## lagoon
// ALU
module ALU(
    input logic CLK,
    input logic RST,
    input logic ACT,
    input logic[3:0]  OP,
    input logic[1:0]  MOVI,
    input logic[31:0] REG_A,
    input logic[31:0] REG_B,
    input logic[31:0] MEM,
    input logic[31:0] IMM,
    output logic[31:0] DATA,
    output logic       RDY,
    output logic       VLD
);
make LEC_CHECK=0 ABC_AREA=0 CAP_MARGIN=20 CORE_MARGIN=2 CORE_UTILIZATION=72 CTS_CLUSTER_DIAMETER=392 CTS_CLUSTER_SIZE=98 PLACE_DENSITY=0.86 SLEW_MARGIN=20 finish   # period 5.92 ns
run.sh (not shown) runs the stock make flow with config.mk's settings and CLKGATE_MAP_FILE=.
What ended lagoon was a tool error in global routing (5_1_grt); the run never finished.
### lagoon -> ember
Settings: a deleted PLACE_DENSITY that had been 0.86; a change of CORE_UTILIZATION from 72 to 24; a deleted CTS_CLUSTER_DIAMETER that had been 392; a deleted ABC_AREA that had been 0; a deleted CTS_CLUSTER_SIZE that had been 98; a change of the clock period (ns, I/O delays scaled along) from 5.92 to 16.3.
ember reached the final stage; the timing, design-rule and antenna checks on its layout passed. ember vs lagoon — cell count after placement climbed by more than 10%. Number of I/O pins essentially unchanged between ember and lagoon. ~same area fraction in full adders, half adders and majority gates in ember and lagoon. Count of H-tree levels built during CTS: ember vs lagoon identical. In ember, the die area came out about 200% above the value in lagoon. What ember reported for estimated wirelength of the detail-placed design has to be multiplied by 1.14 to get the figure for lagoon.


ALU again, from the RTL that the note above started with.
## ALU
module ALU(
    input logic CLK,
    input logic RST,
    input logic ACT,
    input logic[3:0]  OP,
    input logic[1:0]  MOVI,
    input logic[31:0] REG_A,
    input logic[31:0] REG_B,
    input logic[31:0] MEM,
    input logic[31:0] IMM,
    output logic[31:0] DATA,
    output logic       RDY,
    output logic       VLD
);
export LEC_CHECK = 0
export ABC_AREA = 0
export CAP_MARGIN = 20
export CORE_MARGIN = 2
export CORE_UTILIZATION = 58
export CTS_CLUSTER_DIAMETER = 371
export GPL_TIMING_DRIVEN = 1
export MAX_ROUTING_LAYER = met4
export PLACE_DENSITY_LB_ADDON = 0.21
export SLEW_MARGIN = 20
export TNS_END_PERCENT = 40
create_clock -name core_clock -period 8.32 [get_ports {CLK}]
The first run produced a layout that fails on setup timing.
==> next run, changes <==
ABC_AREA = 1   (was 0)
CORE_UTILIZATION = 25   (was 58)
CTS_CLUSTER_DIAMETER = 82   (was 371)
The new run ran to the end with violations: setup timing.
Clock skew barely changes.
Non-clock buffer count drops by 68.
Worst setup slack improves by 0.63 ns.
Cell area grows by roughly a tenth.
==> next run, changes <==
ABC_AREA = not set   (was 1)
CORE_UTILIZATION = 40   (was 25)
CTS_CLUSTER_DIAMETER = not set   (was 82)
GPL_TIMING_DRIVEN = not set   (was 1)
MAX_ROUTING_LAYER = not set   (was met4)
PLACE_DENSITY_LB_ADDON = not set   (was 0.21)
TNS_END_PERCENT = not set   (was 40)
clock period = 10.3 ns   (was 8.32 ns; I/O delays follow)
After rerunning: The new run completed without violations; worst setup slack is better by 0.44 ns; routed wire length decreases by 15%; final cell count decreases by about 28%; flip-flop count stays the same; global-route usage increases by 10 points; via count decreases by about 11%; cell area decreases by about 16%; synthesized cell count decreases by about 20%.
==> next run, changes <==
CORE_UTILIZATION = 57   (was 40)
SETUP_SLACK_MARGIN = 0.72   (was not set)
clock period = 6.13 ns   (was 10.3 ns; I/O delays follow)
After rerunning: Now the flow reached the layout checks and failed them: setup timing. Routed wire length came out higher by 2.4%. Setup slack gets worse by 2.7 ns. Core utilization climbs by 28 points. Synthesized cell count does not change. Cell area climbs by 11%. First-iteration DRC count climbs by about 24%.
==> next run, changes <==
CORE_UTILIZATION = 65   (was 57)
HOLD_SLACK_MARGIN = 0.3   (was not set)
SETUP_SLACK_MARGIN = -0.28   (was 0.72)
TNS_END_PERCENT = 40   (was not set)
clock period = 8.67 ns   (was 6.13 ns; I/O delays follow)
Outcome: The changed run completed and failed the layout checks on setup timing. Cell count shrinks by a few percent. Utilization grows by 5.6 points. Wire length grows slightly.
